==> run.sh <==
#!/bin/bash
# the make line also repeats each setting of config.mk as NAME=value (left out here)
make -C /OpenROAD-flow-scripts/flow DESIGN_CONFIG=/design/flow/config.mk WORK_HOME=/design/flow/orfs CLKGATE_MAP_FILE= finish
==> config.mk <==
export PLATFORM = sky130hd
export DESIGN_NAME = sort_pipe
export DESIGN_NICKNAME = sort_pipe
export VERILOG_FILES = /design/flow/design.v
export SDC_FILE = /design/flow/constraint.sdc
export NUM_CORES = 4
export LEC_CHECK = 0
export ABC_AREA = 1
export CAP_MARGIN = 20
export CORE_MARGIN = 2
export CORE_UTILIZATION = 72
export CTS_CLUSTER_SIZE = 47
export PLACE_DENSITY_LB_ADDON = 0.06
export SLEW_MARGIN = 20
==> constraint.sdc <==
create_clock -name core_clock -period 2.59 [get_ports {clk}]
set_input_delay 0.5180 -clock core_clock [delete_from_list [all_inputs] [get_ports {clk}]]
set_output_delay 0.5180 -clock core_clock [all_outputs]
set_load 0.01 [all_outputs]
==> design.v <==
module sort_pipe #(
parameter DATA_WIDTH='d8
)(
input 				          clk,
input 				          rst_n,
input 					      client_val,
input [(8*DATA_WIDTH)-1:0]    client_data,
output reg                    client_rdy,
input 				          sort_rdy,
output reg                    sort_val,
output reg [8*DATA_WIDTH-1:0]   sort_data
);
reg [DATA_WIDTH-1 : 0] D0;
reg [DATA_WIDTH-1 : 0] D1;
reg [DATA_WIDTH-1 : 0] D2;
reg [DATA_WIDTH-1 : 0] D3;
reg [DATA_WIDTH-1 : 0] D4;
reg [DATA_WIDTH-1 : 0] D5;
reg [DATA_WIDTH-1 : 0] D6;
reg [DATA_WIDTH-1 : 0] D7;
reg [DATA_WIDTH-1:0] P0_C0_MAX;
reg [DATA_WIDTH-1:0] P0_C0_MIN;
reg [DATA_WIDTH-1:0] P0_C1_MIN;
reg [DATA_WIDTH-1:0] P0_C1_MAX;
reg [DATA_WIDTH-1:0] P0_C2_MAX;
reg [DATA_WIDTH-1:0] P0_C2_MIN;
reg [DATA_WIDTH-1:0] P0_C3_MIN;
reg [DATA_WIDTH-1:0] P0_C3_MAX;
reg [DATA_WIDTH-1:0] P1_C0_MAX;
reg [DATA_WIDTH-1:0] P1_C0_MIN;
reg [DATA_WIDTH-1:0] P1_C1_MIN;
reg [DATA_WIDTH-1:0] P1_C1_MAX;
reg [DATA_WIDTH-1:0] P1_C2_MAX;
reg [DATA_WIDTH-1:0] P1_C2_MIN;
reg [DATA_WIDTH-1:0] P1_C3_MIN;
reg [DATA_WIDTH-1:0] P1_C3_MAX;
reg [DATA_WIDTH-1:0] P2_C0_MIN;
reg [DATA_WIDTH-1:0] P2_C0_MAX;
reg [DATA_WIDTH-1:0] P2_C1_MIN;
reg [DATA_WIDTH-1:0] P2_C1_MAX;
reg [DATA_WIDTH-1:0] P3_C0_MIN;
reg [DATA_WIDTH-1:0] P3_C0_MAX;
reg [DATA_WIDTH-1:0] P3_C1_MIN;
reg [DATA_WIDTH-1:0] P3_C1_MAX;
reg [DATA_WIDTH-1:0] P3_C2_MIN;
reg [DATA_WIDTH-1:0] P3_C2_MAX;
reg [DATA_WIDTH-1:0] P3_C3_MIN;
reg [DATA_WIDTH-1:0] P3_C3_MAX;
reg [DATA_WIDTH-1:0] P4_C0_MIN;
reg [DATA_WIDTH-1:0] P4_C0_MAX;
reg [DATA_WIDTH-1:0] P4_C1_MAX;
reg [DATA_WIDTH-1:0] P4_C1_MIN;
reg [DATA_WIDTH-1:0] P4_C2_MIN;
reg [DATA_WIDTH-1:0] P4_C2_MAX;
reg [DATA_WIDTH-1:0] P4_C3_MAX;
reg [DATA_WIDTH-1:0] P4_C3_MIN;
reg [DATA_WIDTH-1:0] P5_C0_MIN;
reg [DATA_WIDTH-1:0] P5_C0_MAX;
reg [DATA_WIDTH-1:0] P5_C1_MAX;
reg [DATA_WIDTH-1:0] P5_C1_MIN;
reg [DATA_WIDTH-1:0] P5_C2_MIN;
reg [DATA_WIDTH-1:0] P5_C2_MAX;
reg [DATA_WIDTH-1:0] P5_C3_MAX;
reg [DATA_WIDTH-1:0] P5_C3_MIN;
reg [DATA_WIDTH-1:0] P2_C0_MIN_D;
reg [DATA_WIDTH-1:0] P2_C2_MIN_D;
reg [DATA_WIDTH-1:0] P2_C1_MAX_D;
reg [DATA_WIDTH-1:0] P2_C3_MAX_D;
reg [DATA_WIDTH-1:0] P4_C0_MIN_D;
reg [DATA_WIDTH-1:0] P4_C0_MAX_D;
reg [DATA_WIDTH-1:0] P4_C3_MIN_D;
reg [DATA_WIDTH-1:0] P4_C3_MAX_D;
reg [DATA_WIDTH-1:0] P5_C0_MIN_D;
reg [DATA_WIDTH-1:0] P5_C3_MAX_D;
reg [7:0] vld;
wire adv = ~vld[7] | sort_rdy;
always @(posedge clk or negedge rst_n) begin
if(~rst_n) D0 <= 'b0;
else if(adv) D0 <= client_data[DATA_WIDTH-1 : 0];
end
always @(posedge clk or negedge rst_n) begin
if(~rst_n) D1 <= 'b0;
else if(adv) D1 <=client_data[(2*DATA_WIDTH)-1 : DATA_WIDTH]; 
end
always @(posedge clk or negedge rst_n) begin
if(~rst_n) D2 <= 'b0;
else if(adv) D2 <=client_data[(3*DATA_WIDTH)-1 :(2*DATA_WIDTH)];
end 
always @(posedge clk or negedge rst_n) begin
if(~rst_n) D3 <= 'b0;
else if(adv) D3 <=client_data[(4*DATA_WIDTH)-1 :(3*DATA_WIDTH)];
end 
always @(posedge clk or negedge rst_n) begin
if(~rst_n) D4 <= 'b0;
else if(adv) D4 <=client_data[(5*DATA_WIDTH)-1 :(4*DATA_WIDTH)];
end 
always @(posedge clk or negedge rst_n) begin
if(~rst_n) D5 <= 'b0;
else if(adv) D5 <=client_data[(6*DATA_WIDTH)-1 :(5*DATA_WIDTH)];
end 
always @(posedge clk or negedge rst_n) begin
if(~rst_n) D6 <= 'b0;
else if(adv) D6 <=client_data[(7*DATA_WIDTH)-1 :(6*DATA_WIDTH)];
end 
always @(posedge clk or negedge rst_n) begin
if(~rst_n) D7 <= 'b0;
else if(adv) D7 <=client_data[(8*DATA_WIDTH)-1 :(7*DATA_WIDTH)]; 
end 
always @(posedge clk or negedge rst_n) begin
	if(~rst_n) P0_C0_MIN <= 'b0;
	else if (adv) if (D0 < D1) begin
		P0_C0_MIN <= D0;
	end
	else P0_C0_MIN <= D1;
end
always @(posedge clk or negedge rst_n) begin
	if(~rst_n) P0_C0_MAX <= 'b0;
	else if (adv) if (D0 > D1) begin
		P0_C0_MAX <= D0;
	end
	else P0_C0_MAX <= D1;
end
always @(posedge clk or negedge rst_n) begin
	if(~rst_n) P0_C1_MIN <= 'b0;
	else if (adv) if (D2 < D3) begin
		P0_C1_MIN <= D2;
	end
	else P0_C1_MIN <= D3;
end
always @(posedge clk or negedge rst_n) begin
	if(~rst_n) P0_C1_MAX <= 'b0;
	else if (adv) if (D2 > D3) begin
		P0_C1_MAX <= D2;
	end
	else P0_C1_MAX <= D3;
end
always @(posedge clk or negedge rst_n) begin
	if(~rst_n) P0_C2_MIN <= 'b0;
	else if (adv) if (D4 < D5) begin
		P0_C2_MIN <= D4;
	end
	else P0_C2_MIN <= D5;
end
always @(posedge clk or negedge rst_n) begin
	if(~rst_n) P0_C2_MAX <= 'b0;
	else if (adv) if (D4 > D5) begin
		P0_C2_MAX <= D4;
	end
	else P0_C2_MAX <= D5;
end
always @(posedge clk or negedge rst_n) begin
	if(~rst_n) P0_C3_MIN <= 'b0;
	else if (adv) if (D6 < D7) begin
		P0_C3_MIN <= D6;
	end
	else P0_C3_MIN <= D7;
end
always @(posedge clk or negedge rst_n) begin
	if(~rst_n) P0_C3_MAX <= 'b0;
	else if (adv) if (D6 > D7) begin
		P0_C3_MAX <= D6;
	end
	else P0_C3_MAX <= D7;
end
always @(posedge clk or negedge rst_n) begin
if(~rst_n) P1_C0_MIN <= 'b0;
	else if (adv) if (P0_C0_MIN < P0_C1_MIN) begin
		P1_C0_MIN <=P0_C0_MIN;
	end
	else P1_C0_MIN <= P0_C1_MIN;
end
always @(posedge clk or negedge rst_n) begin
if(~rst_n) P1_C0_MAX <= 'b0;
	else if (adv) if (P0_C0_MIN >P0_C1_MIN) begin
		P1_C0_MAX <=P0_C0_MIN;
	end
	else P1_C0_MAX <= P0_C1_MIN;
end
always @(posedge clk or negedge rst_n) begin
if(~rst_n) P1_C1_MIN <= 'b0;
	else if (adv) if (P0_C0_MAX < P0_C1_MAX) begin
		P1_C1_MIN <=P0_C0_MAX;
	end
	else P1_C1_MIN <= P0_C1_MAX;
end
always @(posedge clk or negedge rst_n) begin
if(~rst_n) P1_C1_MAX <= 'b0;
	else if (adv) if (P0_C0_MAX >P0_C1_MAX) begin
		P1_C1_MAX <=P0_C0_MAX;
	end
	else P1_C1_MAX <= P0_C1_MAX;
end
always @(posedge clk or negedge rst_n) begin
if(~rst_n) P1_C2_MIN <= 'b0;
	else if (adv) if (P0_C2_MIN < P0_C3_MIN) begin
		P1_C2_MIN <=P0_C2_MIN;
	end
	else P1_C2_MIN <= P0_C3_MIN;
end
always @(posedge clk or negedge rst_n) begin
if(~rst_n) P1_C2_MAX <= 'b0;
	else if (adv) if (P0_C2_MIN >P0_C3_MIN) begin
		P1_C2_MAX <=P0_C2_MIN;
end
	else P1_C2_MAX <= P0_C3_MIN;
end
always @(posedge clk or negedge rst_n) begin
if(~rst_n) P1_C3_MIN <= 'b0;
	else if (adv) if (P0_C2_MAX < P0_C3_MAX) begin
		P1_C3_MIN <=P0_C2_MAX;
	end
	else P1_C3_MIN <= P0_C3_MAX;
end
always @(posedge clk or negedge rst_n) begin
if(~rst_n) P1_C3_MAX <= 'b0;
	else if (adv) if (P0_C2_MAX >P0_C3_MAX) begin
		P1_C3_MAX <=P0_C2_MAX;
	end
	else P1_C3_MAX <= P0_C3_MAX;
end
always @(posedge clk or negedge rst_n) begin
if(~rst_n) P2_C0_MIN <= 'b0;
else if (adv) if(P1_C0_MAX<P1_C1_MIN)begin
       P2_C0_MIN<=P1_C0_MAX;
end
	 else P2_C0_MIN<=P1_C1_MIN;
	end
always @(posedge clk or negedge rst_n) begin  
if(~rst_n) P2_C0_MAX <= 'b0;
else if (adv) if(P1_C0_MAX>P1_C1_MIN) begin
     P2_C0_MAX<=P1_C0_MAX;
	 end
	 else P2_C0_MAX<=P1_C1_MIN;
	 end
always @(posedge clk or negedge rst_n) begin
if(~rst_n) P2_C1_MIN <= 'b0;
else if (adv) if(P1_C2_MAX<P1_C3_MIN)begin
     P2_C1_MIN<=P1_C2_MAX;
	 end
	 else P2_C1_MIN<=P1_C3_MIN;
	 end
always @(posedge clk or negedge rst_n) begin  
if(~rst_n) P2_C1_MAX <= 'b0;
else if (adv) if(P1_C2_MAX>P1_C3_MIN)begin
     P2_C1_MAX<=P1_C2_MAX;
	 end
	 else P2_C1_MAX<=P1_C3_MIN;
	 end
always @(posedge clk or negedge rst_n) begin
if(~rst_n) P3_C0_MIN <= 'b0;
else if (adv) if(P2_C0_MIN_D<P2_C2_MIN_D)begin
     P3_C0_MIN<=P2_C0_MIN_D;
	 end
	 else P3_C0_MIN<=P2_C2_MIN_D;
end
always @(posedge clk or negedge rst_n) begin
if(~rst_n) P3_C2_MIN <= 'b0;
else if (adv) if(P2_C0_MIN_D<P2_C2_MIN_D)begin
     P3_C2_MIN<=P2_C2_MIN_D;
	 end
	 else P3_C2_MIN<=P2_C0_MIN_D;
end
always @(posedge clk or negedge rst_n) begin
if(~rst_n) P3_C0_MAX <= 'b0;
else if (adv) if(P2_C0_MIN<P2_C1_MIN)begin
     P3_C0_MAX<=P2_C0_MIN;
	 end
	 else P3_C0_MAX<=P2_C1_MIN;
	 end
always @(posedge clk or negedge rst_n) begin
if(~rst_n) P3_C2_MAX <= 'b0;
else if (adv) if(P2_C0_MIN<P2_C1_MIN)begin
     P3_C2_MAX<=P2_C1_MIN;
	 end
	 else P3_C2_MAX<=P2_C0_MIN;
 end
 always @(posedge clk or negedge rst_n) begin
 if(~rst_n)P3_C1_MIN<='b0;
 else if (adv) if(P2_C0_MAX<P2_C1_MAX)begin
  P3_C1_MIN<=P2_C0_MAX;
  end
  else P3_C1_MIN<=P2_C1_MAX;
  end
   always @(posedge clk or negedge rst_n) begin
 if(~rst_n)P3_C3_MIN<='b0;
 else if (adv) if(P2_C0_MAX<P2_C1_MAX)begin
  P3_C3_MIN<=P2_C1_MAX;
  end
  else P3_C3_MIN<=P2_C0_MAX;
  end
  always @(posedge clk or negedge rst_n) begin
 if(~rst_n)P3_C1_MAX<='b0;
 else if (adv) if(P2_C1_MAX_D<P2_C3_MAX_D)begin
  P3_C1_MAX<=P2_C1_MAX_D;
  end
  else P3_C1_MAX<=P2_C3_MAX_D;
  end
   always @(posedge clk or negedge rst_n) begin
 if(~rst_n)P3_C3_MAX<='b0;
 else if (adv) if(P2_C1_MAX_D<P2_C3_MAX_D)begin
  P3_C3_MAX<=P2_C3_MAX_D;
  end
  else P3_C3_MAX<=P2_C1_MAX_D;
  end
always @(posedge clk or negedge rst_n) begin
  if(~rst_n)P4_C1_MIN<='b0;
  else if (adv) if(P3_C1_MIN>P3_C2_MIN)begin
  P4_C1_MIN<=P3_C2_MIN;
  end
  else P4_C1_MIN <=P3_C1_MIN;
  end
always @(posedge clk or negedge rst_n) begin
  if(~rst_n)P4_C2_MIN<='b0;
  else if (adv) if(P3_C1_MIN>P3_C2_MIN)begin
  P4_C2_MIN<=P3_C1_MIN;
  end
  else P4_C2_MIN <=P3_C2_MIN;
  end 
always @(posedge clk or negedge rst_n) begin
   if(~rst_n) P4_C1_MAX<='b0;
   else if (adv) if(P3_C1_MAX<P3_C2_MAX)begin
   P4_C1_MAX<=P3_C1_MAX;
   end
   else  P4_C1_MAX<=P3_C2_MAX;
   end
always @(posedge clk or negedge rst_n) begin
   if(~rst_n)P4_C2_MAX<='b0;
   else if (adv) if(P3_C1_MAX<P3_C2_MAX)begin
   P4_C2_MAX<=P3_C2_MAX;
   end
   else P4_C2_MAX<=P3_C1_MAX;
   end
always @(posedge clk or negedge rst_n) begin
   if(~rst_n)P5_C0_MAX<='b0;
   else if (adv) if(P4_C0_MAX_D>P4_C1_MIN)begin
   P5_C0_MAX<=P4_C1_MIN;
   end
   else P5_C0_MAX<=P4_C0_MAX_D;
   end
always @(posedge clk or negedge rst_n) begin
   if(~rst_n)P5_C1_MIN<='b0;
   else if (adv) if(P4_C0_MAX_D>P4_C1_MIN)begin
   P5_C1_MIN<=P4_C0_MAX_D;
   end
   else  P5_C1_MIN<=P4_C1_MIN;
end
always @(posedge clk or negedge rst_n) begin
   if(~rst_n)P5_C1_MAX<='b0;
   else if (adv) if(P4_C1_MAX>P4_C2_MIN)begin
   P5_C1_MAX<=P4_C2_MIN;
   end
   else  P5_C1_MAX<=P4_C1_MAX;
end
always @(posedge clk or negedge rst_n) begin
   if(~rst_n)P5_C2_MIN<='b0;
   else if (adv) if(P4_C1_MAX>P4_C2_MIN)begin
   P5_C2_MIN<=P4_C1_MAX;
   end
   else P5_C2_MIN<=P4_C2_MIN;
   end
always @(posedge clk or negedge rst_n) begin
   if(~rst_n)P5_C2_MAX<='b0;
   else if (adv) if(P4_C2_MAX>P4_C3_MIN_D)begin
   	P5_C2_MAX<=P4_C3_MIN_D;
   end
   else  P5_C2_MAX<=P4_C2_MAX;
end
always @(posedge clk or negedge rst_n) begin
   if(~rst_n)P5_C3_MIN<='b0;
   else if (adv) if(P4_C2_MAX>P4_C3_MIN_D)begin
   P5_C3_MIN<=P4_C2_MAX;
   end
   else P5_C3_MIN<=P4_C3_MIN_D;
   end
always @(posedge clk or negedge rst_n) begin
   if(~rst_n) begin
      P2_C0_MIN_D <= 'b0; P2_C2_MIN_D <= 'b0; P2_C1_MAX_D <= 'b0; P2_C3_MAX_D <= 'b0;
      P4_C0_MIN_D <= 'b0; P4_C0_MAX_D <= 'b0; P4_C3_MIN_D <= 'b0; P4_C3_MAX_D <= 'b0;
      P5_C0_MIN_D <= 'b0; P5_C3_MAX_D <= 'b0;
   end
   else if (adv) begin
      P2_C0_MIN_D <= P1_C0_MIN; P2_C2_MIN_D <= P1_C2_MIN; P2_C1_MAX_D <= P1_C1_MAX; P2_C3_MAX_D <= P1_C3_MAX;
      P4_C0_MIN_D <= P3_C0_MIN; P4_C0_MAX_D <= P3_C0_MAX; P4_C3_MIN_D <= P3_C3_MIN; P4_C3_MAX_D <= P3_C3_MAX;
      P5_C0_MIN_D <= P4_C0_MIN_D; P5_C3_MAX_D <= P4_C3_MAX_D;
   end
end
always @(posedge clk or negedge rst_n) begin
   if(~rst_n) vld <= 'b0;
   else if (adv) vld <= {vld[6:0], client_val};
end
always @(posedge clk or negedge rst_n) begin
   if(~rst_n) sort_data <= 64'b0;
   else if (adv)
     sort_data <= {P5_C0_MIN_D,P5_C0_MAX,P5_C1_MIN,P5_C1_MAX,P5_C2_MIN,P5_C2_MAX,P5_C3_MIN,P5_C3_MAX_D};
end
always @(*) begin
   sort_val   = vld[7];
   client_rdy = adv;
end
endmodule
==> flow_summary.yaml, run 1 <==
# synthesis and place-and-route metrics
clock_tree:
  insertion_delay_ns: 0.60
  clock-sinks: 520
  cts_setup_buffers: 0
  ctsRootBufferMaster: "clkbuf_16"
  tritoncts: "done"
  cts_inserted_buffers: 52
  path_clk_slew_ns: 0.06
  h-tree-depth: 2
  cts_buffer_depth: 3
timing:
  finalHoldViolCount: 0
  final.min_clock_period_ns: 2.34
  grt_setup_unrepaired: "false"
  setup_viol: 0
  post-route-period-util: 0.902
  hold_ws_ns: 0.410
  drv_slew: 0
  worst_pin_slew_ns: 0.853
  setup_tns_ns: 0
  slew_headroom: 0.431
  max_freq_mhz: 428
  skew_ns: 0.0169
synthesis:
  postSynth.asyncResetShare: 1.00
  yosys.area.top_type: "dfrtp_1"
  ys.flops: 520
  ys_cells: 3556
  syn_avg_cell_area_um2: 7.78
  synth.cellmix.simpleShare: 0.325
  topCellsByArea: "dfrtp_1 47%, nand2_1 20%, nand3_1 7.6%, ha_1 6.6%, inv_1 5.0%"
  muxShareOfSynthArea: 0
  synth-edff-count: 0
  synthAdderAreaFrac: 0.0665
  common_cells: "1493 x nand2_1, 520 x dfrtp_1, 418 x nand3_1, 365 x inv_1, 147 x ha_1"
  yosys_area_um2: 27700
  logic_family: "simple AND/OR/NAND/NOR gates"
  yosys_warnings: 1
  aoi_share: 0.0513
  post-synth-top-count-cell: "nand2_1"
  ys.flop_type: "dfrtp_1"
  top_cell_area_share: 0.470
  ys_seq_share: 0.470
  ys_sh_xor: 0
  synth_cell_type_count: 26
  syn_area_um2: 27700
  syn_inst: 3556
  synth_nets: 3771
route:
  viasPerCell: 5.68
  drc: 0
  wl_per_cell_um: 16.4
  drtAntennaViolNets: 0
  dr.pass1.iters: 8
  drt_wl_total_um: 68200
  n_antenna_cell: 0
  vias: 23600
  drt_iter0_drc: 2084
global_routing:
  grt_pass1_vias: 22800
  grt_pass1_wl_um: 112000
  overflow: 0
  grt_max_degree: 201
  grt_use_total: 0.351
  antenna_found_initial: 0
job:
  cap_violations: 0
  warnings: 38
critical_path:
  cp_max_fo: 18
  critPathLaunch: "vld[7]"
  r2r_start: "P2_C1_MIN[7]"
  crit_path_max_incr_delay_ns: 0.56
  worstPathCellList: "inv_1 > nor2_4 > inv_8 > clkdlybuf4s50_1"
  critical_path_class: "reg2out"
  arrival_ns: 1.82
  crit_path_end: "client_rdy"
  startpoint_type: "register"
  cp_num_cells: 4
  critPathRequiredTime_ns: 2.07
  worst-path-buf-inv: 3
  r2r_slack_ns: 0.37
  reg2reg_depth: 8
  r2r_end: "P3_C0_MAX[3]"
  crit_path_end_kind: "output port"
  crit_family: "buffers and inverters"
  worst_path_max_delay_cell: "clkdlybuf4s50_1"
finish:
  filler_cell_count: 2417
  area_growth_pct: 11.8
  num-nets-final: 3825
  post-route-util: 0.819
  final_cell_area_um2: 30900
floorplan:
  io_pins: 134
  core.rowCount: 71
  dieArea_um2: 40000
  initCoreUtil: 0.733
  die_h_um: 200
  die_w_um: 200
  core_area_um2: 37800
worst_hold_path:
  hold_path_class: "in2async"
placed_design:
  routabilityCongestion: 0.910
  port-buffer-count: 133
  hpwlAfterDp_um: 45700
  post_dp_cell_area_um2: 29100
run_status:
  status: "timing/DRC/antenna clean"
## layer usage
| layer | wire (um) | GRT usage |
|---|---|---|
| met1 | 27000 | 0.440 |
| met4 | 4000 | 0.198 |
| met5 | 0 | 0 |
| met3 | 3510 | 0.0467 |
| met2 | 33700 | 0.594 |
## what timing repair did
item | 4_1_cts | 5_1_grt
gates resized | 0 | 0
endpoints found under the hold margin | 34 | 0
hold buffers | 1 | 0
## per-stage QoR
| step | instances | setup slack (ns) |
|---|---|---|
| 2_1_floorplan | 3556 | 0.941 |
| 3_3_place_gp | 4066 | 0.281 |
| 3_5_place_dp | 4066 | 0.274 |
| 4_1_cts | 4162 | 0.228 |
| 5_1_grt | 4162 | 0.176 |
| 6_report | 4162 | 0.254 |
## cell type report
class                   instances  area (um2)  area share
clock buffers                  74        1540      0.0496
flip-flops and latches        520       13000       0.421
inverters                     374        1410      0.0456
repair buffers                167        1770      0.0572
clock inverters                21         318      0.0103
multi-input cells            2495       12200       0.396
well taps                     511         639      0.0207
==> run 2: changes to the inputs <==
CAP_MARGIN = 0   (was 20)
CELL_PAD_IN_SITES_DETAIL_PLACEMENT = 1   (was default)
CORE_MARGIN = 7   (was 2)
CORE_UTILIZATION = 24   (was 72)
CTS_CLUSTER_DIAMETER = 389   (was default)
CTS_CLUSTER_SIZE = default   (was 47)
GPL_ROUTABILITY_DRIVEN = 0   (was default)
GPL_TIMING_DRIVEN = 0   (was default)
HOLD_SLACK_MARGIN = 0.08   (was default)
MAX_ROUTING_LAYER = met4   (was default)
MIN_ROUTING_LAYER = met2   (was default)
PLACE_DENSITY_LB_ADDON = default   (was 0.06)
TNS_END_PERCENT = 70   (was default)
clock period = 1.63 ns   (was 2.59 ns; I/O delays follow)
==> run 2 against run 1 <==
Against the previous run: the run now fails in 5_1_grt; die size rose to 3.1 times the previous value; synthesized cell count did not move; synthesized area unchanged.
==> flow_summary.yaml, run 2 <==
# yosys + openroad results
run_status:
  status: "stopped before the end"
  lastStage: "5_1_grt"
  error: "[ERROR GRT-0232] Routing congestion too high. Check the congestion heatmap in the GUI."
floorplan:
  dieArea_um2: 125000
  core_area_um2: 114000
  die_w_um: 353
  io_pins: 134
  die_h_um: 353
  initCoreUtil: 0.242
  core.rowCount: 124
clock_tree:
  ctsRootBufferMaster: "clkbuf_16"
  cts_inserted_buffers: 58
  h-tree-depth: 2
  cts_buffer_depth: 3
  clock-sinks: 520
synthesis:
  postSynth.asyncResetShare: 1.00
  synth.cellmix.simpleShare: 0.325
  synth_nets: 3771
  yosys.area.top_type: "dfrtp_1"
  yosys_area_um2: 27700
  synthAdderAreaFrac: 0.0665
  syn_avg_cell_area_um2: 7.78
  ys_cells: 3556
  logic_family: "simple AND/OR/NAND/NOR gates"
  synth_cell_type_count: 26
  yosys_warnings: 1
  common_cells: "1493 x nand2_1, 520 x dfrtp_1, 418 x nand3_1, 365 x inv_1, 147 x ha_1"
  ys_sh_xor: 0
  aoi_share: 0.0513
  top_cell_area_share: 0.470
  muxShareOfSynthArea: 0
  ys_seq_share: 0.470
  post-synth-top-count-cell: "nand2_1"
  syn_inst: 3556
  ys.flops: 520
  ys.flop_type: "dfrtp_1"
  syn_area_um2: 27700
  topCellsByArea: "dfrtp_1 47%, nand2_1 20%, nand3_1 7.6%, ha_1 6.6%, inv_1 5.0%"
  synth-edff-count: 0
placed_design:
  port-buffer-count: 133
  hpwlAfterDp_um: 74400
  dp_cells: 5207
global_routing:
  grt_use_total: 0.414
  overflow: 16
==> run 2: repair_timing <==
action,4_1_cts
pin swaps,153
gates cloned,51
hold endpoints to repair,194
gates resized,1031
hold buffers,1
setup endpoints to repair,574
setup buffers,165
==> run 2: metal layers <==
metal / GRT usage / GRT overflow
met5: - / -
met4: 0.316 / 3
met3: 0.473 / 10
met2: 0.418 / 3
met1: - / -
==> run 2: metrics by stage <==
step / hold slack (ns) / setup TNS, ns / worst slack (ns) / instance area (um2)
CTS: 0.191 / -128.14 / -0.597 / 39000
detailed placement: 0.248 / -275.43 / -1.18 / 31100
global placement: 0.457 / - / -23.29 / 30900
floorplan: 0.0304 / 0 / 0.0449 / 27700
==> run 3: changes to the inputs <==
CAP_MARGIN = 20   (was 0)
CELL_PAD_IN_SITES_DETAIL_PLACEMENT = default   (was 1)
CORE_MARGIN = 2   (was 7)
CORE_UTILIZATION = 72   (was 24)
CTS_CLUSTER_DIAMETER = 400   (was 389)
CTS_CLUSTER_SIZE = 95   (was default)
GPL_ROUTABILITY_DRIVEN = default   (was 0)
GPL_TIMING_DRIVEN = default   (was 0)
HOLD_SLACK_MARGIN = default   (was 0.08)
MAX_ROUTING_LAYER = default   (was met4)
MIN_ROUTING_LAYER = default   (was met2)
PLACE_DENSITY_LB_ADDON = 0.02   (was default)
TNS_END_PERCENT = default   (was 70)
clock period = 1.76 ns   (was 1.63 ns; I/O delays follow)
==> run 3 against run 2 <==
Against the previous run: the flow again stops in 5_1_grt; synthesized area unchanged; die size down 68%; synthesized cell count unchanged.
==> flow_summary.yaml, run 3 <==
# yosys + openroad results
run_status:
  status: "stopped before the end"
  lastStage: "5_1_grt"
floorplan:
  io_pins: 134
  die_w_um: 200
  core.rowCount: 71
  core_area_um2: 37800
  dieArea_um2: 40000
  die_h_um: 200
  initCoreUtil: 0.733
synthesis:
  aoi_share: 0.0513
  ys_sh_xor: 0
  syn_inst: 3556
  synth_cell_type_count: 26
  synth.cellmix.simpleShare: 0.325
  ys.flop_type: "dfrtp_1"
  common_cells: "1493 x nand2_1, 520 x dfrtp_1, 418 x nand3_1, 365 x inv_1, 147 x ha_1"
  postSynth.asyncResetShare: 1.00
  synthAdderAreaFrac: 0.0665
  ys.flops: 520
  synth_nets: 3771
  ys_seq_share: 0.470
  muxShareOfSynthArea: 0
  ys_cells: 3556
  yosys_warnings: 1
  yosys_area_um2: 27700
  yosys.area.top_type: "dfrtp_1"
  topCellsByArea: "dfrtp_1 47%, nand2_1 20%, nand3_1 7.6%, ha_1 6.6%, inv_1 5.0%"
  top_cell_area_share: 0.470
  post-synth-top-count-cell: "nand2_1"
  logic_family: "simple AND/OR/NAND/NOR gates"
  syn_avg_cell_area_um2: 7.78
  syn_area_um2: 27700
  synth-edff-count: 0
placed_design:
  post_dp_cell_area_um2: 30900
  hpwlAfterDp_um: 53900
  routabilityCongestion: 0.964
  port-buffer-count: 133
  dp_cells: 4277
clock_tree:
  ctsRootBufferMaster: "clkbuf_16"
  cts_inserted_buffers: 9
  clock-sinks: 520
  cts_buffer_depth: 3
  h-tree-depth: 1
[run 3: metrics by stage]
step                setup slack (ns)  hold WS, ns
floorplan                      0.175       0.0564
global placement              -0.117        0.250
detailed placement            -0.177        0.250
CTS                           -0.200        0.157
[run 3: what timing repair did]
item	4_1_cts
hold buffers	1
setup endpoints to repair	198
buffers inserted	47
gates cloned	1
pin swaps	18
gates resized	141
endpoints found under the hold margin	249
==> run 4: changes to the inputs <==
ABC_AREA = default   (was 1)
CELL_PAD_IN_SITES_DETAIL_PLACEMENT = 0   (was default)
CELL_PAD_IN_SITES_GLOBAL_PLACEMENT = 0   (was default)
CORE_ASPECT_RATIO = 1.49   (was default)
CORE_MARGIN = 10   (was 2)
CORE_UTILIZATION = 40   (was 72)
CTS_CLUSTER_DIAMETER = default   (was 400)
GPL_ROUTABILITY_DRIVEN = 1   (was default)
HOLD_SLACK_MARGIN = -0.02   (was default)
MAX_ROUTING_LAYER = met5   (was default)
MIN_ROUTING_LAYER = met2   (was default)
PLACE_DENSITY_LB_ADDON = 0.14   (was 0.02)
SETUP_SLACK_MARGIN = 0.51   (was default)
SLEW_MARGIN = 30   (was 20)
clock period = 1.97 ns   (was 1.76 ns; I/O delays follow)
==> run 4 against run 3 <==
Against the previous run: the layout now fails its checks (negative setup slack); synthesized cell count is 9.4% lower; synthesized area is 2.1% higher; die size is 100% higher.
==> flow_summary.yaml, run 4 <==
# synthesis and place-and-route metrics
critical_path:
  r2r_slack_ns: -0.06
  crit_path_end: "P0_C1_MAX[4]"
  worstPathCellList: "inv_2 > ha_4 > nor2b_4 > o211ai_1 > buf_4 > a211o_4 > nand3_4 > a31oi_4"
  cp_num_cells: 8
  r2r_start: "D3[1]"
  worst_path_max_delay_cell: "dfrtp_1"
  reg2reg_depth: 8
  cp_max_fo: 8
  crit_path_end_kind: "register"
  critical_path_class: "reg2reg"
  critPathRequiredTime_ns: 2.50
  crit_family: "AND-OR/OR-AND gates"
  arrival_ns: 2.56
  r2r_end: "P0_C1_MAX[4]"
  startpoint_type: "register"
  crit_path_max_incr_delay_ns: 0.40
  critPathLaunch: "D3[1]"
  worst-path-buf-inv: 2
floorplan:
  core.rowCount: 118
  dieArea_um2: 81900
  io_pins: 134
  die_w_um: 238
  die_h_um: 344
  initCoreUtil: 0.405
  core_area_um2: 69700
route:
  drc: 0
  viasPerCell: 7.91
  wl_per_cell_um: 22.4
  drt_iter0_drc: 7842
  drtAntennaViolNets: 0
  vias: 38100
  dr.pass1.iters: 14
  drt_wl_total_um: 108000
placed_design:
  dp_cells: 4461
  hpwlAfterDp_um: 71600
  routabilityCongestion: 1.05
  post-place-ws_ns: -0.161
  port-buffer-count: 133
synthesis:
  post-synth-top-count-cell: "nand2_1"
  synth.cellmix.simpleShare: 0.234
  synth-edff-count: 0
  top_cell_area_share: 0.461
  ys_cells: 3221
  ys.flop_type: "dfrtp_1"
  muxShareOfSynthArea: 0
  syn_area_um2: 28200
  synthAdderAreaFrac: 0.0651
  topCellsByArea: "dfrtp_1 46%, nand2_1 8.0%, ha_1 6.5%, nand3_1 6.1%, o21ai_0 4.4%"
  synth_cell_type_count: 38
  yosys_area_um2: 28200
  synth_nets: 3436
  logic_family: "simple AND/OR/NAND/NOR gates"
  syn_inst: 3221
  yosys.area.top_type: "dfrtp_1"
  ys_seq_share: 0.461
  aoi_share: 0.186
  yosys_warnings: 1
  common_cells: "604 x nand2_1, 520 x dfrtp_1, 347 x nand3_1, 248 x o21ai_0, 191 x nor2_1"
  ys.flops: 520
  syn_avg_cell_area_um2: 8.77
  ys_sh_xor: 0
  postSynth.asyncResetShare: 1.00
timing:
  skew_ns: 0.0274
  timing.final.ws_setup_ns: -0.0593
  max_freq_mhz: 493
  hold_ws_ns: 0.271
  final.min_clock_period_ns: 2.03
  finalHoldViolCount: 0
  drv_slew: 0
  slew_headroom: 0.650
  post-route-period-util: 1.03
  setup_viol: 4
  grt_setup_unrepaired: "true"
  worst_pin_slew_ns: 0.523
worst_hold_path:
  worstHoldPathCells: 3
  hold_start: "client_data[5]"
  hold_path_class: "in2reg"
  hold_end: "D0[5]"
global_routing:
  overflow: 0
  grt_pass1_vias: 40200
  antenna_found_initial: 0
  grt_pass1_wl_um: 159000
  grt_use_total: 0.375
  grt_max_degree: 77
clock_tree:
  clock-sinks: 520
  h-tree-depth: 2
  cts_inserted_buffers: 54
  cts_buffer_depth: 3
  ctsRootBufferMaster: "clkbuf_16"
  insertion_delay_ns: 0.65
  tritoncts: "done"
  path_clk_slew_ns: 0.07
run_status:
  status: "finished with violations"
  so_faults: "negative setup slack"
job:
  cap_violations: 0
  warnings: 30
finish:
  post-route-util: 0.599
  area_growth_pct: 47.9
  num-nets-final: 4088
  final_cell_count_no_fill: 4814
==> run 4: area by class of cell <==
class,instances,area [um2]
clock inverters,27,364
multi-input cells,2373,18000
flip-flops and latches,520,13100
clock buffers,69,1500
repair buffers,776,7130
diodes,1,2.50
fillers,5896,27900
well taps,900,1130
inverters,148,576
==> run 4: metal layers <==
metal  vias to the layer above  GRT usage  share of wire  routed length, um
li1                      12700          -              -                  -
met1                     13400          -              0                  0
met2                     10500      0.489           0.52              56600
met3                      1461      0.414           0.34              36500
met4                        18      0.114           0.13              14100
met5                         -     0.0986         0.0059                636
==> run 4: what timing repair did <==
| action | in CTS | in global routing |
|---|---|---|
| hold endpoints to repair | 24 | 0 |
| cloned | 9 | 20 |
| pin swaps | 240 | 285 |
| hold buffers | 1 | 0 |
| setup endpoints to repair | 536 | 583 |
| buffers inserted | 129 | 97 |
| resized | 633 | 405 |
==> run 4: per-stage QoR <==
| step | cell area [um2] | setup TNS [ns] |
|---|---|---|
| 2_1_floorplan | 29500 | 0 |
| 3_3_place_gp | 34500 | -13.28 |
| 3_5_place_dp | 34500 | -17.47 |
| 4_1_cts | 38800 | -0.00179 |
| 5_1_grt | 41800 | -1.16 |
| 6_report | 41800 | -0.168 |
==> run 5: changes to the inputs <==
CELL_PAD_IN_SITES_DETAIL_PLACEMENT = default   (was 0)
CELL_PAD_IN_SITES_GLOBAL_PLACEMENT = default   (was 0)
CORE_ASPECT_RATIO = default   (was 1.49)
CORE_MARGIN = 2   (was 10)
CORE_UTILIZATION = 72   (was 40)
CTS_CLUSTER_DIAMETER = 200   (was default)
CTS_CLUSTER_SIZE = 30   (was 95)
GPL_ROUTABILITY_DRIVEN = default   (was 1)
HOLD_SLACK_MARGIN = default   (was -0.02)
MAX_ROUTING_LAYER = default   (was met5)
MIN_ROUTING_LAYER = default   (was met2)
PLACE_DENSITY_LB_ADDON = default   (was 0.14)
SETUP_SLACK_MARGIN = -0.19   (was 0.51)
SLEW_MARGIN = 20   (was 30)
clock period = 1.8 ns   (was 1.97 ns; I/O delays follow)
==> run 5 against run 4 <==
Against the previous run: the flow now stops in 5_1_grt; synthesized cell count unchanged; die size down 50%; synthesized area unchanged.
==> flow_summary.yaml, run 5 <==
# yosys + openroad results
floorplan:
  io_pins: 134
  die_w_um: 202
  dieArea_um2: 40800
  die_h_um: 202
  core.rowCount: 72
  initCoreUtil: 0.731
  core_area_um2: 38600
run_status:
  lastStage: "5_1_grt"
  status: "stopped before the end"
synthesis:
  yosys_area_um2: 28200
  muxShareOfSynthArea: 0
  top_cell_area_share: 0.461
  ys.flops: 520
  yosys.area.top_type: "dfrtp_1"
  ys.flop_type: "dfrtp_1"
  ys_cells: 3221
  ys_sh_xor: 0
  syn_area_um2: 28200
  postSynth.asyncResetShare: 1.00
  syn_avg_cell_area_um2: 8.77
  ys_seq_share: 0.461
  logic_family: "simple AND/OR/NAND/NOR gates"
  synth.cellmix.simpleShare: 0.234
  synth_nets: 3436
  post-synth-top-count-cell: "nand2_1"
  yosys_warnings: 1
  synthAdderAreaFrac: 0.0651
  syn_inst: 3221
  synth_cell_type_count: 38
  topCellsByArea: "dfrtp_1 46%, nand2_1 8.0%, ha_1 6.5%, nand3_1 6.1%, o21ai_0 4.4%"
  synth-edff-count: 0
  aoi_share: 0.186
  common_cells: "604 x nand2_1, 520 x dfrtp_1, 347 x nand3_1, 248 x o21ai_0, 191 x nor2_1"
clock_tree:
  ctsRootBufferMaster: "clkbuf_16"
  cts_inserted_buffers: 21
  cts_buffer_depth: 3
  h-tree-depth: 1
  clock-sinks: 520
placed_design:
  dp_cells: 4165
  hpwlAfterDp_um: 65600
  port-buffer-count: 133
  post-place-ws_ns: -0.348
  routabilityCongestion: 0.994
[run 5: per-stage QoR]
stage | hold WS, ns | util | instance area (um2)
floorplan | 0.0644 | - | 28200
detailed placement | 0.259 | 0.866 | 33500
CTS | 0.250 | 0.884 | 34200
global placement | 0.259 | 0.866 | 33500
[run 5: what timing repair did]
item | in CTS
endpoints found under the setup margin | 74
setup buffers | 9
hold buffers | 1
hold endpoints to repair | 101
pin swaps | 5
gates resized | 14
==> run 6: changes to the inputs <==
CORE_UTILIZATION = 70   (was 72)
CTS_CLUSTER_DIAMETER = 112   (was 200)
CTS_CLUSTER_SIZE = default   (was 30)
PLACE_DENSITY = 0.6   (was default)
SETUP_SLACK_MARGIN = 0.27   (was -0.19)
clock period = 2.03 ns   (was 1.8 ns; I/O delays follow)
==> run 6 against run 5 <==
Against the previous run: the run again fails in 5_1_grt; synthesized area is the same; synthesized cell count stayed put; die size is 2.8% higher.
==> flow_summary.yaml, run 6 <==
# yosys + openroad results
floorplan:
  io_pins: 134
  dieArea_um2: 42000
  die_w_um: 205
  initCoreUtil: 0.709
  core.rowCount: 73
  die_h_um: 205
  core_area_um2: 39800
synthesis:
  muxShareOfSynthArea: 0
  ys.flops: 520
  logic_family: "simple AND/OR/NAND/NOR gates"
  syn_avg_cell_area_um2: 8.77
  post-synth-top-count-cell: "nand2_1"
  yosys_area_um2: 28200
  syn_inst: 3221
  top_cell_area_share: 0.461
  ys_cells: 3221
  synth-edff-count: 0
  ys.flop_type: "dfrtp_1"
  aoi_share: 0.186
  yosys.area.top_type: "dfrtp_1"
  ys_sh_xor: 0
  synthAdderAreaFrac: 0.0651
  synth_cell_type_count: 38
  topCellsByArea: "dfrtp_1 46%, nand2_1 8.0%, ha_1 6.5%, nand3_1 6.1%, o21ai_0 4.4%"
  ys_seq_share: 0.461
  yosys_warnings: 1
  postSynth.asyncResetShare: 1.00
  synth_nets: 3436
  syn_area_um2: 28200
  common_cells: "604 x nand2_1, 520 x dfrtp_1, 347 x nand3_1, 248 x o21ai_0, 191 x nor2_1"
  synth.cellmix.simpleShare: 0.234
clock_tree:
  ctsRootBufferMaster: "clkbuf_16"
  cts_buffer_depth: 3
  h-tree-depth: 2
  cts_inserted_buffers: 52
  clock-sinks: 520
placed_design:
  dp_cells: 3902
  routabilityCongestion: 1.01
  port-buffer-count: 133
  post_dp_cell_area_um2: 31300
  hpwlAfterDp_um: 56300
  post-place-ws_ns: -0.109
run_status:
  lastStage: "5_1_grt"
  error: "[ERROR DPL-0038] Utilization greater than 100%, impossible to legalize"
  status: "stopped before the end"
-- run 6: what timing repair did --
| action | CTS |
|---|---|
| hold endpoints to repair | 31 |
| cloned | 9 |
| endpoints found under the setup margin | 335 |
| pin swaps | 194 |
| buffers inserted | 171 |
| hold buffers | 1 |
| resized | 453 |
-- run 6: through the flow --
stage | hold WS, ns
2_1_floorplan | 0.110
3_3_place_gp | 0.312
4_1_cts | 0.270
3_5_place_dp | 0.314
==> run 7: changes to the inputs <==
CORE_UTILIZATION = 62   (was 70)
CTS_CLUSTER_DIAMETER = default   (was 112)
CTS_CLUSTER_SIZE = 93   (was default)
SETUP_SLACK_MARGIN = default   (was 0.27)
clock period = 2.23 ns   (was 2.03 ns; I/O delays follow)
==> run 7 against run 6 <==
Against the previous run: now clean on timing, DRC and antenna; synthesized cell count did not move; die size rose by 13%; synthesized area did not move.
==> flow_summary.yaml, run 7 <==
# synthesis and place-and-route metrics
critical_path:
  crit_family: "AND-OR/OR-AND gates"
  cp_max_fo: 9
  r2r_slack_ns: 0.12
  crit_path_end: "P2_C1_MAX[6]"
  worst-path-buf-inv: 0
  crit_path_end_kind: "register"
  reg2reg_depth: 6
  r2r_end: "P2_C1_MAX[6]"
  crit_path_max_incr_delay_ns: 0.46
  critPathRequiredTime_ns: 2.75
  arrival_ns: 2.63
  worst_path_max_delay_cell: "dfrtp_1"
  worstPathCellList: "ha_1 > a21oi_1 > o21ai_2 > o21ai_1 > nand3_1 > a31oi_1"
  r2r_start: "P1_C2_MAX[5]"
  critPathLaunch: "P1_C2_MAX[5]"
  startpoint_type: "register"
  critical_path_class: "reg2reg"
  cp_num_cells: 6
global_routing:
  antenna_found_initial: 1
  grt_max_degree: 111
  overflow: 0
  grt_use_total: 0.332
  grt_pass1_vias: 24100
  grt_pass1_wl_um: 127000
synthesis:
  muxShareOfSynthArea: 0
  logic_family: "simple AND/OR/NAND/NOR gates"
  ys_seq_share: 0.461
  syn_area_um2: 28200
  ys_cells: 3221
  top_cell_area_share: 0.461
  synthAdderAreaFrac: 0.0651
  synth_nets: 3436
  yosys_warnings: 1
  syn_inst: 3221
  common_cells: "604 x nand2_1, 520 x dfrtp_1, 347 x nand3_1, 248 x o21ai_0, 191 x nor2_1"
  ys.flop_type: "dfrtp_1"
  postSynth.asyncResetShare: 1.00
  topCellsByArea: "dfrtp_1 46%, nand2_1 8.0%, ha_1 6.5%, nand3_1 6.1%, o21ai_0 4.4%"
  syn_avg_cell_area_um2: 8.77
  synth_cell_type_count: 38
  synth-edff-count: 0
  synth.cellmix.simpleShare: 0.234
  post-synth-top-count-cell: "nand2_1"
  yosys.area.top_type: "dfrtp_1"
  ys_sh_xor: 0
  yosys_area_um2: 28200
  ys.flops: 520
  aoi_share: 0.186
timing:
  final.min_clock_period_ns: 2.11
  timing.final.ws_setup_ns: 0.123
  grt_setup_unrepaired: "true"
  drv_slew: 0
  setup_viol: 0
  finalHoldViolCount: 0
  skew_ns: 0.0296
  worst_pin_slew_ns: 0.784
  slew_headroom: 0.476
  post-route-period-util: 0.945
  max_freq_mhz: 475
worst_hold_path:
  hold_end: "D2[1]"
  hold_start: "client_data[17]"
  worstHoldPathCells: 3
  hold_path_class: "in2reg"
finish:
  final_cell_area_um2: 32600
  area_growth_pct: 15.3
  final_cell_count_no_fill: 4003
  num-nets-final: 3574
  post-route-util: 0.721
  filler_cell_count: 3541
placed_design:
  post-place-ws_ns: 0.0148
  routabilityCongestion: 0.995
  dp_cells: 3901
  post_dp_cell_area_um2: 30700
  port-buffer-count: 133
  hpwlAfterDp_um: 55900
route:
  vias: 24900
  viasPerCell: 6.21
  drt_iter0_drc: 2371
  drt_wl_total_um: 77100
  n_antenna_cell: 0
  wl_per_cell_um: 19.3
  dr.pass1.iters: 7
  drtAntennaViolNets: 0
  drc: 0
clock_tree:
  h-tree-depth: 2
  tritoncts: "done"
  cts_inserted_buffers: 54
  clock-sinks: 520
  ctsRootBufferMaster: "clkbuf_16"
  path_clk_slew_ns: 0.06
  cts_buffer_depth: 3
  insertion_delay_ns: 0.62
job:
  cap_violations: 0
  warnings: 31
floorplan:
  core_area_um2: 45200
  initCoreUtil: 0.625
  core.rowCount: 78
  die_h_um: 217
  dieArea_um2: 47300
  die_w_um: 217
  io_pins: 134
run_status:
  status: "timing/DRC/antenna clean"
-- run 7: what timing repair did --
action	CTS	global route
gates resized	2	9
hold buffers	1	0
buffers inserted	0	1
endpoints found under the hold margin	34	0
endpoints found under the setup margin	2	23
pin swaps	0	1
-- run 7: final cells by class --
type	instances	area (um2)	area share
multi-input combinational	2365	13800	0.423
sequential	520	13000	0.399
timing repair buffer	270	2640	0.0811
clock buffer	80	1590	0.0488
tap	600	751	0.0230
inverter	148	563	0.0173
clock inverter	20	248	0.00761
-- run 7: layer usage --
layer	routed length, um	vias to the layer above	share of wire	global-route usage
li1	-	11700	-	-
met1	31800	11900	0.41	0.436
met2	37200	952	0.48	0.549
met3	4090	232	0.053	0.0368
met4	3980	2	0.052	0.166
met5	10	-	0.00013	0
-- run 7: through the flow --
stage	hold WS (ns)	TNS [ns]
finish	0.360	0
global placement	0.415	0
CTS	0.339	0
global route	0.379	-0.00581
detailed placement	0.416	0
floorplan	0.150	0
==> run 8: changes to the inputs <==
ABC_AREA = 1   (was default)
CELL_PAD_IN_SITES_DETAIL_PLACEMENT = 0   (was default)
CELL_PAD_IN_SITES_GLOBAL_PLACEMENT = 0   (was default)
CORE_ASPECT_RATIO = 1.28   (was default)
CORE_UTILIZATION = 58   (was 62)
CTS_CLUSTER_SIZE = 37   (was 93)
GPL_ROUTABILITY_DRIVEN = 1   (was default)
MAX_ROUTING_LAYER = met5   (was default)
MIN_ROUTING_LAYER = met1   (was default)
PLACE_DENSITY = 0.65   (was 0.6)
clock period = 1.41 ns   (was 2.23 ns; I/O delays follow)
==> run 8 against run 7 <==
Against the previous run: now fails the layout checks on negative setup slack; final cell count is 23% higher; via count is 18% higher; critical path type unchanged.
==> flow_summary.yaml, run 8 <==
# synthesis and place-and-route metrics
global_routing:
  grt_pass1_vias: 28500
  grt_use_total: 0.352
  grt_pass1_wl_um: 140000
  overflow: 0
  antenna_found_initial: 0
  grt_max_degree: 65
critical_path:
  crit_path_max_incr_delay_ns: 0.40
  critPathLaunch: "P0_C3_MAX[5]"
  cp_num_cells: 11
  startpoint_type: "register"
  crit_path_end_kind: "register"
  r2r_end: "P1_C3_MAX[5]"
  r2r_start: "P0_C3_MAX[5]"
  critPathRequiredTime_ns: 1.90
  cp_max_fo: 8
  crit_family: "simple AND/OR/NAND/NOR gates"
  reg2reg_depth: 11
  worst_path_max_delay_cell: "dfrtp_1"
  worstPathCellList: "inv_2 > ha_4 > a21oi_2 > nor2_1 > nor2_2 > nand2_4 > buf_6 > nand2_8 > nand2_1 > nand3_1 > nand2_1"
  arrival_ns: 2.59
  r2r_slack_ns: -0.69
  worst-path-buf-inv: 2
  path_common_cell: "nand2_1"
  critical_path_class: "reg2reg"
  crit_path_end: "P1_C3_MAX[5]"
route:
  met3_length_um: 7250
  dr.pass1.iters: 8
  n_antenna_cell: 0
  drt_wl_total_um: 108000
  drtAntennaViolNets: 0
  vias: 29400
  drt_iter0_drc: 2602
  wl_met1_um: 35800
  drc: 0
  viasPerCell: 5.95
  wl_per_cell_um: 22.0
  top_layer: "met4"
  wl_met2_um: 54300
worst_hold_path:
  hold_path_class: "in2async"
clock_tree:
  tritoncts: "done"
  h-tree-depth: 2
  cts_buffer_depth: 3
  insertion_delay_ns: 0.62
  cts_inserted_buffers: 53
  path_clk_slew_ns: 0.07
  clock-sinks: 520
  ctsRootBufferMaster: "clkbuf_16"
run_status:
  so_faults: "negative setup slack"
  status: "finished with violations"
timing:
  setup_viol: 494
  finalHoldViolCount: 0
  drv_slew: 0
  grt_setup_unrepaired: "true"
  slew_headroom: 0.563
  skew_ns: 0.0208
  timing.final.ws_setup_ns: -0.694
  worst_pin_slew_ns: 0.649
  max_freq_mhz: 475
  post-route-period-util: 1.49
  setup_tns_ns: -119.91
  final.min_clock_period_ns: 2.10
floorplan:
  initCoreUtil: 0.588
  core.rowCount: 90
  io_pins: 134
  die_h_um: 251
  die_w_um: 197
  dieArea_um2: 49500
  core_area_um2: 47100
synthesis:
  topCellsByArea: "dfrtp_1 47%, nand2_1 20%, nand3_1 7.6%, ha_1 6.6%, inv_1 5.0%"
  yosys_warnings: 1
  ys_cells: 3556
  synth.cellmix.simpleShare: 0.325
  syn_avg_cell_area_um2: 7.78
  logic_family: "simple AND/OR/NAND/NOR gates"
  yosys.area.top_type: "dfrtp_1"
  ys_sh_xor: 0
  top_cell_area_share: 0.470
  ys_seq_share: 0.470
  common_cells: "1493 x nand2_1, 520 x dfrtp_1, 418 x nand3_1, 365 x inv_1, 147 x ha_1"
  postSynth.asyncResetShare: 1.00
  ys.flop_type: "dfrtp_1"
  syn_inst: 3556
  synth-edff-count: 0
  ys.flops: 520
  synthAdderAreaFrac: 0.0665
  muxShareOfSynthArea: 0
  syn_area_um2: 27700
  synth_nets: 3771
  post-synth-top-count-cell: "nand2_1"
  synth_cell_type_count: 26
  aoi_share: 0.0513
  yosys_area_um2: 27700
placed_design:
  port-buffer-count: 133
  hpwlAfterDp_um: 55700
  routabilityCongestion: 0.963
  post_dp_cell_area_um2: 34200
job:
  warnings: 31
  cap_violations: 0
finish:
  area_growth_pct: 52.6
  num-nets-final: 4510
  post-route-util: 0.897
  filler_cell_count: 1951
  final_cell_area_um2: 42200
==> run 8: final cells by class <==
class                      count  area [um2]  area share
multi-input combinational   2507       17400       0.413
sequential                   520       13000       0.308
inverter                     374        1410      0.0334
clock buffer                  68        1460      0.0347
clock inverter                27         403     0.00954
timing repair buffer         839        7720       0.183
tap                          598         748      0.0177
==> run 8: what timing repair did <==
action,CTS,global route
endpoints found under the setup margin,408,580
endpoints found under the hold margin,357,0
hold buffers,1,0
gates resized,804,487
pin swaps,227,276
buffers inserted,102,50
cloned,27,13
==> run 8: through the flow <==
stage | hold WS, ns | std cells | setup WS, ns
2_1_floorplan | -0.0136 | 3556 | -0.123
3_3_place_gp | 0.198 | 4652 | -0.382
3_5_place_dp | 0.197 | 4652 | -0.446
4_1_cts | 0.155 | 4877 | -0.310
5_1_grt | 0.183 | 4933 | -0.731
6_report | 0.181 | 4933 | -0.694
==> run 8: layer usage <==
| layer | track usage | up-vias |
|---|---|---|
| met3 | 0.0459 | 733 |
| li1 | - | 12700 |
| met1 | 0.375 | 14000 |
| met4 | 0.255 | 0 |
| met2 | 0.637 | 1892 |
| met5 | 0 | - |
==> run 9: changes to the inputs <==
ABC_AREA = default   (was 1)
CELL_PAD_IN_SITES_DETAIL_PLACEMENT = default   (was 0)
CELL_PAD_IN_SITES_GLOBAL_PLACEMENT = default   (was 0)
CORE_ASPECT_RATIO = default   (was 1.28)
CORE_UTILIZATION = 37   (was 58)
CTS_CLUSTER_SIZE = default   (was 37)
GPL_ROUTABILITY_DRIVEN = default   (was 1)
MAX_ROUTING_LAYER = default   (was met5)
MIN_ROUTING_LAYER = default   (was met1)
PLACE_DENSITY = 0.6   (was 0.65)
clock period = 4.05 ns   (was 1.41 ns; I/O delays follow)
==> run 9 against run 8 <==
Against the previous run: global-route usage down 15 points; setup slack gained 1.6 ns; now clean on timing, DRC and antenna; core utilization fell by 47 points; critical endpoint is now client_rdy; sequential share of layout area rose by 9.6 points.
==> flow_summary.yaml, run 9 <==
# synthesis and place-and-route metrics
run_status:
  status: "timing/DRC/antenna clean"
synthesis:
  top_cell_area_share: 0.461
  post-synth-top-count-cell: "nand2_1"
  yosys_area_um2: 28200
  syn_avg_cell_area_um2: 8.77
  synth-edff-count: 0
  ys_sh_xor: 0
  synth.cellmix.simpleShare: 0.234
  aoi_share: 0.186
  syn_area_um2: 28200
  postSynth.asyncResetShare: 1.00
  ys_seq_share: 0.461
  yosys_warnings: 1
  ys.flop_type: "dfrtp_1"
  syn_inst: 3221
  muxShareOfSynthArea: 0
  topCellsByArea: "dfrtp_1 46%, nand2_1 8.0%, ha_1 6.5%, nand3_1 6.1%, o21ai_0 4.4%"
  yosys.area.top_type: "dfrtp_1"
  synth_nets: 3436
  ys.flops: 520
  synthAdderAreaFrac: 0.0651
  common_cells: "604 x nand2_1, 520 x dfrtp_1, 347 x nand3_1, 248 x o21ai_0, 191 x nor2_1"
  logic_family: "simple AND/OR/NAND/NOR gates"
  synth_cell_type_count: 38
  ys_cells: 3221
clock_tree:
  insertion_delay_ns: 0.62
  cts_resized: 0
  tritoncts: "done"
  ctsRootBufferMaster: "clkbuf_16"
  holdBufCountCts: 0
  clock-sinks: 520
  path_clk_slew_ns: 0.06
  h-tree-depth: 2
  cts_setup_buffers: 0
  cts_inserted_buffers: 57
  cts_buffer_depth: 3
floorplan:
  io_pins: 134
  die_w_um: 280
  dieArea_um2: 78600
  core.rowCount: 101
  die_h_um: 280
  core_area_um2: 75700
  initCoreUtil: 0.373
job:
  warnings: 34
  cap_violations: 0
timing:
  skew_ns: 0.0260
  grt_setup_unrepaired: "false"
  slew_headroom: 0.266
  setup_viol: 0
  setup_tns_ns: 0
  max_freq_mhz: 323
  drv_slew: 0
  finalHoldViolCount: 0
  worst_pin_slew_ns: 1.10
  final.min_clock_period_ns: 3.10
  timing.final.ws_setup_ns: 0.952
  post-route-period-util: 0.765
critical_path:
  r2r_end: "P3_C2_MAX[6]"
  critical_path_class: "in2out"
  worst_path_max_delay_cell: "clkdlybuf4s50_1"
  r2r_slack_ns: 1.62
  r2r_start: "P2_C1_MIN[7]"
  crit_path_max_incr_delay_ns: 0.62
  critPathLaunch: "sort_rdy"
  crit_family: "buffers and inverters"
  cp_num_cells: 4
  startpoint_type: "input port"
  crit_path_end_kind: "output port"
  path_common_cell: "clkdlybuf4s50_1"
  crit_path_end: "client_rdy"
  worst-path-buf-inv: 3
  critPathRequiredTime_ns: 3.24
  reg2reg_depth: 8
  cp_max_fo: 45
  arrival_ns: 2.29
  worstPathCellList: "clkdlybuf4s50_1 > nor2b_4 > inv_8 > clkdlybuf4s50_1"
finish:
  final_cell_count_no_fill: 4275
  num-nets-final: 3474
  area_growth_pct: 13.8
global_routing:
  grt_use_total: 0.197
  antenna_found_initial: 1
  grt_pass1_wl_um: 126000
  overflow: 0
  grt_max_degree: 141
  grt_pass1_vias: 22400
route:
  drt_iter0_drc: 2176
  drc: 0
  viasPerCell: 5.53
  n_antenna_cell: 0
  drtAntennaViolNets: 0
  wl_per_cell_um: 18.0
  dr.pass1.iters: 5
  vias: 23600
  drt_wl_total_um: 77000
placed_design:
  dp_cells: 4178
  post-place-ws_ns: 0.877
  routabilityCongestion: 0.897
  hpwlAfterDp_um: 53800
  port-buffer-count: 133
worst_hold_path:
  hold_path_class: "in2async"
run 9: area by class of cell:
cell class	count	area, um2
sequential	520	13000
clock inverter	10	156
timing repair buffer	167	1720
inverter	148	563
fill	7540	43600
clock buffer	87	1740
multi-input combinational	2365	13700
tap	978	1220
run 9: through the flow:
| step | util | hold slack (ns) | area, um2 |
|---|---|---|---|
| detailed placement | 0.400 | 0.448 | 30200 |
| CTS | 0.425 | 0.192 | 32100 |
| global route | 0.425 | 0.202 | 32100 |
| global placement | 0.399 | 0.442 | 30200 |
| floorplan | - | 0.430 | 28200 |
| finish | 0.425 | 0.166 | 32100 |
run 9: metal layers:
layer	track usage	routed length (um)
met1	0.279	35800
met2	0.313	35900
met3	0.0248	3150
met4	0.0610	2190
met5	0	13
==> run 10: changes to the inputs <==
CAP_MARGIN = 0   (was 20)
CORE_UTILIZATION = 66   (was 37)
CTS_CLUSTER_DIAMETER = 94   (was default)
SETUP_SLACK_MARGIN = 0.28   (was default)
clock period = 2.07 ns   (was 4.05 ns; I/O delays follow)
==> run 10 against run 9 <==
Against the previous run: the layout now fails its checks (negative setup slack); register-to-register slack worse by 1.9 ns; largest cell class unchanged; global-route usage increased by 21 points; non-clock buffer count rose by 402; wire length up 52%; highest routed layer is now met4; core utilization grew 48 points; sequential share of layout area shrank 6.1 points; final area rose by 18%; via count is 31% higher; sequential cell count unchanged.
==> flow_summary.yaml, run 10 <==
# synthesis and place-and-route metrics
timing:
  timing.final.ws_setup_ns: -0.265
  post-route-period-util: 1.13
  grt_setup_unrepaired: "true"
  slew_headroom: 0.657
  worst_pin_slew_ns: 0.514
  final.min_clock_period_ns: 2.33
  drv_slew: 0
  finalHoldViolCount: 0
  skew_ns: 0.0196
  setup_tns_ns: -2.76
  hold_ws_ns: 0.311
  max_freq_mhz: 428
  setup_viol: 41
synthesis:
  syn_avg_cell_area_um2: 8.77
  synth-edff-count: 0
  ys_seq_share: 0.461
  synth_nets: 3436
  synth_cell_type_count: 38
  ys.flops: 520
  postSynth.asyncResetShare: 1.00
  ys_cells: 3221
  syn_area_um2: 28200
  syn_inst: 3221
  post-synth-top-count-cell: "nand2_1"
  ys.flop_type: "dfrtp_1"
  logic_family: "simple AND/OR/NAND/NOR gates"
  common_cells: "604 x nand2_1, 520 x dfrtp_1, 347 x nand3_1, 248 x o21ai_0, 191 x nor2_1"
  aoi_share: 0.186
  topCellsByArea: "dfrtp_1 46%, nand2_1 8.0%, ha_1 6.5%, nand3_1 6.1%, o21ai_0 4.4%"
  yosys_warnings: 1
  ys_sh_xor: 0
  muxShareOfSynthArea: 0
  top_cell_area_share: 0.461
  synth.cellmix.simpleShare: 0.234
  synthAdderAreaFrac: 0.0651
  yosys_area_um2: 28200
  yosys.area.top_type: "dfrtp_1"
critical_path:
  crit_path_end_kind: "register"
  r2r_start: "P0_C2_MAX[0]"
  arrival_ns: 2.86
  r2r_slack_ns: -0.26
  crit_path_max_incr_delay_ns: 0.57
  startpoint_type: "register"
  critPathLaunch: "P0_C2_MAX[0]"
  critical_path_class: "reg2reg"
  reg2reg_depth: 7
  worstPathCellList: "inv_1 > ha_1 > nand4_1 > buf_4 > o21ai_4 > nand3_1 > a31oi_1"
  cp_num_cells: 7
  r2r_end: "P1_C3_MAX[4]"
  worst-path-buf-inv: 2
  worst_path_max_delay_cell: "dfrtp_1"
  cp_max_fo: 8
  crit_path_end: "P1_C3_MAX[4]"
  crit_family: "AND-OR/OR-AND gates"
  critPathRequiredTime_ns: 2.60
global_routing:
  grt_pass1_vias: 27100
  grt_use_total: 0.409
  grt_pass1_wl_um: 144000
  grt_max_degree: 114
  overflow: 0
  antenna_found_initial: 1
finish:
  area_growth_pct: 34.6
  num-nets-final: 3879
  final_cell_count_no_fill: 4248
  post-route-util: 0.902
job:
  warnings: 33
  cap_violations: 0
route:
  drtAntennaViolNets: 0
  drt_iter0_drc: 5245
  wl_per_cell_um: 27.5
  viasPerCell: 7.32
  drt_wl_total_um: 117000
  drc: 0
  dr.pass1.iters: 11
  vias: 31100
floorplan:
  dieArea_um2: 44500
  io_pins: 134
  die_h_um: 211
  initCoreUtil: 0.670
  core.rowCount: 75
  core_area_um2: 42100
  die_w_um: 211
placed_design:
  dp_cells: 3899
  port-buffer-count: 133
  routabilityCongestion: 1.03
  hpwlAfterDp_um: 56300
clock_tree:
  cts_buffer_depth: 3
  clock-sinks: 520
  insertion_delay_ns: 0.63
  ctsRootBufferMaster: "clkbuf_16"
  path_clk_slew_ns: 0.07
  cts_inserted_buffers: 56
  tritoncts: "done"
  h-tree-depth: 2
worst_hold_path:
  hold_path_class: "in2async"
run_status:
  so_faults: "negative setup slack"
  status: "finished with violations"
[run 10: per-stage QoR]
stage	setup slack (ns)	area, um2
3_5_place_dp	-0.0624	31000
3_3_place_gp	-0.0148	31000
5_1_grt	-0.261	38000
6_report	-0.265	38000
2_1_floorplan	0.350	28200
4_1_cts	0.112	35200
[run 10: per-layer routing]
| layer | part of all wire | global-route usage | vias up |
|---|---|---|---|
| met5 | 0 | 0 | - |
| met3 | 0.12 | 0.0714 | 1222 |
| li1 | - | - | 12300 |
| met1 | 0.32 | 0.495 | 14400 |
| met2 | 0.45 | 0.673 | 3059 |
| met4 | 0.12 | 0.276 | 0 |
[run 10: layout make-up]
cell class	instances	area [um2]
multi-input combinational	2369	16700
sequential	520	13100
timing repair buffer	569	5140
fill	1635	4110
clock buffer	80	1630
tap	539	674
inverter	148	567
clock inverter	22	274
antenna	1	2.50
[run 10: timing repair]
item | CTS | global route
pin swaps | 118 | 241
hold buffers | 1 | 0
cloned | 7 | 9
hold endpoints to repair | 32 | 0
buffers inserted | 115 | 114
setup endpoints to repair | 309 | 293
resized | 352 | 420
